==> inputs of trial 30 <==
// alu
module alu(OPA, OPB, CIN,INP_VALID, CLK, RST, CMD, CE, MODE, COUT, OFLOW, RES, G, E, L, ERR);
    input ['d8-1:0] OPA, OPB;
    input CLK, RST, CE, MODE, CIN;
    input [1:0] INP_VALID;
    input ['d4-1:0] CMD;
    output reg ['d16-1:0] RES;
    output reg COUT;
    output reg OFLOW;
    output reg G;
    output reg E;
    output reg L;
    output reg ERR;
    reg ['d16-1:0] RES_next;
    reg COUT_next, OFLOW_next, G_next, E_next, L_next, ERR_next;
    reg ['d16-1:0] res_t;
    reg cout_t, oflow_t, g_t, e_t, l_t, err_t;
    always @(posedge CLK or posedge RST) begin
        if (RST) begin
            RES <= {'d16{1'b0}};
            COUT <= 1'b0;
            OFLOW <= 1'b0;
            G <= 1'b0;
            E <= 1'b0;
            L <= 1'b0;
            ERR <= 1'b0;
        end
        else begin
                RES <= RES_next;
                COUT <= COUT_next;
                OFLOW <= OFLOW_next;
                G <= G_next;
                E <= E_next;
                L <= L_next;
                ERR <= ERR_next;
        end
    end
    always @(posedge CLK) begin
        res_t = {'d16{1'b0}};
        cout_t = 1'b0;
        oflow_t = 1'b0;
        g_t = 1'b0;
        e_t = 1'b0;
        l_t = 1'b0;
        err_t = 1'b0;
        if (CE) begin
            if (MODE) begin
                case (CMD)
                   'd0: begin
                        if (INP_VALID == 'b11) begin
                            res_t = OPA+ OPB;
                            cout_t = res_t[8]; 
                        end
                   end
                   'd1: begin
                        if (INP_VALID == 'b11) begin
                            oflow_t = (OPA < OPB);
                            res_t = OPA - OPB;
                        end
                   end
  ...
Settings: LEC_CHECK=0, ABC_AREA=1, CAP_MARGIN=20, CORE_MARGIN=2, CORE_UTILIZATION=72, CTS_CLUSTER_DIAMETER=329, CTS_CLUSTER_SIZE=99, PLACE_DENSITY=0.43, SLEW_MARGIN=20; clock period 5.4 ns.
run.sh (not shown) runs the stock make flow with config.mk's settings and CLKGATE_MAP_FILE=.
==> trial 44: changes against trial 30 <==
Settings changed: CORE_UTILIZATION 72 to 70, CTS_CLUSTER_DIAMETER 329 to unset, CTS_CLUSTER_SIZE 99 to unset, PLACE_DENSITY 0.43 to 0.65, SETUP_SLACK_MARGIN set to -0.12.
==> flow/constraint.sdc (replaced) <==
create_clock -name core_clock -period 5.12 [get_ports {CLK}]
set_input_delay 1.0240 -clock core_clock [delete_from_list [all_inputs] [get_ports {CLK}]]
set_output_delay 1.0240 -clock core_clock [all_outputs]
set_load 0.01 [all_outputs]
==> build 53: changes against trial 30 <==
Settings changed: ABC_AREA 1 to unset, CORE_UTILIZATION 72 to 56, CTS_CLUSTER_DIAMETER 329 to 392, HOLD_SLACK_MARGIN set to -0.09, PLACE_DENSITY 0.43 to unset, SETUP_SLACK_MARGIN set to -0.75.
==> flow/constraint.sdc (replaced) <==
create_clock -name core_clock -period 8.0 [get_ports {CLK}]
set_input_delay 1.6000 -clock core_clock [delete_from_list [all_inputs] [get_ports {CLK}]]
set_output_delay 1.6000 -clock core_clock [all_outputs]
set_load 0.01 [all_outputs]
==> trial 89: changes against trial 30 <==
Settings changed: CELL_PAD_IN_SITES_GLOBAL_PLACEMENT set to 2, CORE_UTILIZATION 72 to 40, CTS_CLUSTER_DIAMETER 329 to unset, CTS_CLUSTER_SIZE 99 to 60, HOLD_SLACK_MARGIN set to 0.2, MAX_ROUTING_LAYER set to met4, PLACE_DENSITY 0.43 to unset, SETUP_SLACK_MARGIN set to 0.72, TNS_END_PERCENT set to 55.
==> flow/constraint.sdc (replaced) <==
create_clock -name core_clock -period 8.0 [get_ports {CLK}]
set_input_delay 1.6000 -clock core_clock [delete_from_list [all_inputs] [get_ports {CLK}]]
set_output_delay 1.6000 -clock core_clock [all_outputs]
set_load 0.01 [all_outputs]
==> notes <==
- Trial 30 failed in 5_1_grt. Trial 89 finished clean. Trial 44 did not get past 5_1_grt (GRT-0232). Build 53 produced a clean layout.
- Between trial 89 and build 53, the lower first-iteration DRC count is in trial 89 (gap 16%, measured against build 53).
- Against build 53, the die area of trial 44 is smaller by about 17%.
- In synthesized cell count, trial 30 and trial 44 do not differ.
- In sequential power, build 53 and trial 89 hardly differ.
- Via count: build 53 is lower than trial 89 (about 10%).
- Against trial 89, the cell count of build 53 is lower by 24%.
- In trial 89 the routed wire length is larger than in build 53, by about 20%.
- Of trial 89 and build 53, build 53 has the higher register-to-register slack (gap 50 ps).
- Between build 53 and trial 30, the lower synthesized area is in build 53 (gap about 3.5%, measured against trial 30).
- Of build 53 and trial 89, build 53 has the higher non-clock buffer count (gap 11).


==> run M: inputs <==
Starting RTL as in the previous note.
==> flow/config.mk <==
export PLATFORM = sky130hd
export DESIGN_NAME = alu
export DESIGN_NICKNAME = alu
export VERILOG_FILES = /design/flow/design.v
export SDC_FILE = /design/flow/constraint.sdc
export NUM_CORES = 4
export LEC_CHECK = 0
export CAP_MARGIN = 20
export CORE_MARGIN = 2
export CORE_UTILIZATION = 71
export HOLD_SLACK_MARGIN = -0.09
export PLACE_DENSITY = 0.65
export SLEW_MARGIN = 20
==> flow/constraint.sdc <==
create_clock -name core_clock -period 6.58 [get_ports {CLK}]
set_input_delay 1.3160 -clock core_clock [delete_from_list [all_inputs] [get_ports {CLK}]]
set_output_delay 1.3160 -clock core_clock [all_outputs]
set_load 0.01 [all_outputs]
==> run P (differences from run M) <==
--- a/flow/config.mk
+++ b/flow/config.mk
@@ -9,5 +9,6 @@
 export CORE_MARGIN = 2
-export CORE_UTILIZATION = 71
-export HOLD_SLACK_MARGIN = -0.09
-export PLACE_DENSITY = 0.65
+export CORE_UTILIZATION = 59
+export CTS_CLUSTER_DIAMETER = 394
+export CTS_CLUSTER_SIZE = 100
+export SETUP_SLACK_MARGIN = -0.72
 export SLEW_MARGIN = 20
==> flow/constraint.sdc (replaced) <==
create_clock -name core_clock -period 8.0 [get_ports {CLK}]
set_input_delay 1.6000 -clock core_clock [delete_from_list [all_inputs] [get_ports {CLK}]]
set_output_delay 1.6000 -clock core_clock [all_outputs]
set_load 0.01 [all_outputs]
==> impl_metrics.yaml <==
# yosys + openroad results
outcome:
  status: "finished clean"
run:
  tool_warnings: 48
final_layout:
  stdcell_area_mm2: 0.0112
  synthToLayoutAreaGrowth_pct: 9.34
  num-fill-cells: 1543
timing:
  min_period_ns: 7.27
  fmax_ghz: 0.137
drt:
  route.met3.wl_um: 3840
setup_path:
  worstPathArrival_ns: 7.45
power:
  seqPwrFrac_pct: 11.8
  powerClk_uw: 236
floorplanning:
  rows: 48
global_route:
  grt_first_pass_wirelength_um: 57000
The numbers above come from run P.

==> impl_metrics.yaml <==
# yosys + openroad results
outcome:
  status: "failed layout checks"
  violations: "negative setup slack"
timing:
  setup_viol: 1
  min_period_ns: 6.60
  layout_setup_ws_ns: -0.0246
  fmax_ghz: 0.151
run:
  tool_warnings: 49
drt:
  route.met3.wl_um: 6620
  met1_length_um: 13100
power:
  seqPwrFrac_pct: 10.3
final_layout:
  synthToLayoutAreaGrowth_pct: 16.2
  stdcell_area_mm2: 0.0119
setup_path:
  worstPathArrival_ns: 6.81
global_route:
  grt_first_pass_wirelength_um: 58900
The numbers above come from run M.



==> job 1389: inputs <==
Starting RTL as in the previous note.
==> flow/config.mk <==
export PLATFORM = sky130hd
export DESIGN_NAME = alu
export DESIGN_NICKNAME = alu
export VERILOG_FILES = /design/flow/design.v
export SDC_FILE = /design/flow/constraint.sdc
export NUM_CORES = 4
export LEC_CHECK = 0
export ABC_AREA = 1
export CAP_MARGIN = 20
export CORE_ASPECT_RATIO = 0.54
export CORE_MARGIN = 10
export CORE_UTILIZATION = 60
export CTS_CLUSTER_DIAMETER = 56
export CTS_CLUSTER_SIZE = 49
export GPL_ROUTABILITY_DRIVEN = 0
export GPL_TIMING_DRIVEN = 0
export MAX_ROUTING_LAYER = met4
export MIN_ROUTING_LAYER = met2
export PLACE_DENSITY_LB_ADDON = 0.08
export SETUP_SLACK_MARGIN = 0.17
export SLEW_MARGIN = 40
export TNS_END_PERCENT = 30
==> flow/constraint.sdc <==
create_clock -name core_clock -period 8.51 [get_ports {CLK}]
set_input_delay 1.7020 -clock core_clock [delete_from_list [all_inputs] [get_ports {CLK}]]
set_output_delay 1.7020 -clock core_clock [all_outputs]
set_load 0.01 [all_outputs]
==> inputs of job 7347, as changes to job 1389 <==
==> flow/config.mk (replaced) <==
export PLATFORM = sky130hd
export DESIGN_NAME = alu
export DESIGN_NICKNAME = alu
export VERILOG_FILES = /design/flow/design.v
export SDC_FILE = /design/flow/constraint.sdc
export NUM_CORES = 4
export LEC_CHECK = 0
export CAP_MARGIN = 20
export CORE_MARGIN = 2
export CORE_UTILIZATION = 66
export CTS_CLUSTER_SIZE = 74
export SETUP_SLACK_MARGIN = -0.34
export SLEW_MARGIN = 20
==> flow/constraint.sdc (replaced) <==
create_clock -name core_clock -period 5.63 [get_ports {CLK}]
set_input_delay 1.1260 -clock core_clock [delete_from_list [all_inputs] [get_ports {CLK}]]
set_output_delay 1.1260 -clock core_clock [all_outputs]
set_load 0.01 [all_outputs]
==> inputs of job 6249, as changes to job 1389 <==
==> flow/config.mk (replaced) <==
export PLATFORM = sky130hd
export DESIGN_NAME = alu
export DESIGN_NICKNAME = alu
export VERILOG_FILES = /design/flow/design.v
export SDC_FILE = /design/flow/constraint.sdc
export NUM_CORES = 4
export LEC_CHECK = 0
export CAP_MARGIN = 20
export CELL_PAD_IN_SITES_DETAIL_PLACEMENT = 2
export CELL_PAD_IN_SITES_GLOBAL_PLACEMENT = 1
export CORE_MARGIN = 8
export CORE_UTILIZATION = 37
export CTS_CLUSTER_DIAMETER = 384
export GPL_ROUTABILITY_DRIVEN = 0
export HOLD_SLACK_MARGIN = -0.03
export SLEW_MARGIN = 20
==> flow/constraint.sdc (replaced) <==
create_clock -name core_clock -period 8.0 [get_ports {CLK}]
set_input_delay 1.6000 -clock core_clock [delete_from_list [all_inputs] [get_ports {CLK}]]
set_output_delay 1.6000 -clock core_clock [all_outputs]
set_load 0.01 [all_outputs]
==> inputs of job 5036, as changes to job 1389 <==
==> flow/config.mk (replaced) <==
export PLATFORM = sky130hd
export DESIGN_NAME = alu
export DESIGN_NICKNAME = alu
export VERILOG_FILES = /design/flow/design.v
export SDC_FILE = /design/flow/constraint.sdc
export NUM_CORES = 4
export LEC_CHECK = 0
export CAP_MARGIN = 20
export CELL_PAD_IN_SITES_GLOBAL_PLACEMENT = 1
export CORE_MARGIN = 2
export CORE_UTILIZATION = 39
export CTS_CLUSTER_DIAMETER = 394
export CTS_CLUSTER_SIZE = 100
export SLEW_MARGIN = 20
==> flow/constraint.sdc (replaced) <==
create_clock -name core_clock -period 8.0 [get_ports {CLK}]
set_input_delay 1.6000 -clock core_clock [delete_from_list [all_inputs] [get_ports {CLK}]]
set_output_delay 1.6000 -clock core_clock [all_outputs]
set_load 0.01 [all_outputs]
==> comparison <==
Job 1389 stopped in 5_1_grt (GRT-0116). Job 6249 produced a clean layout. Job 5036 went through all stages and came out clean. Job 7347 finished but fails on negative setup slack.
Clock skew: job 6249 > job 7347 > job 5036.
Synthesized cell count: job 1389 is larger than job 6249 (29%).
Die area: job 7347 < job 1389 < job 5036 < job 6249.
Sequential share of layout area, lowest first: job 7347, job 5036, job 6249.
Synthesized area: job 6249 is lower than job 1389 (about 3.5%).
The lowest design area belongs to job 6249, the highest to job 7347.
Between job 5036 and job 6249, the lower core utilization is in job 6249 (gap 2.5 points).
The highest worst setup slack belongs to job 5036, the lowest to job 7347.
The lowest final cell count belongs to job 7347, the highest to job 6249.
The highest combinational power belongs to job 7347, the lowest to job 5036.
In critical path depth, job 6249 and job 5036 do not differ.
Power is estimated from default activity; no workload was simulated.
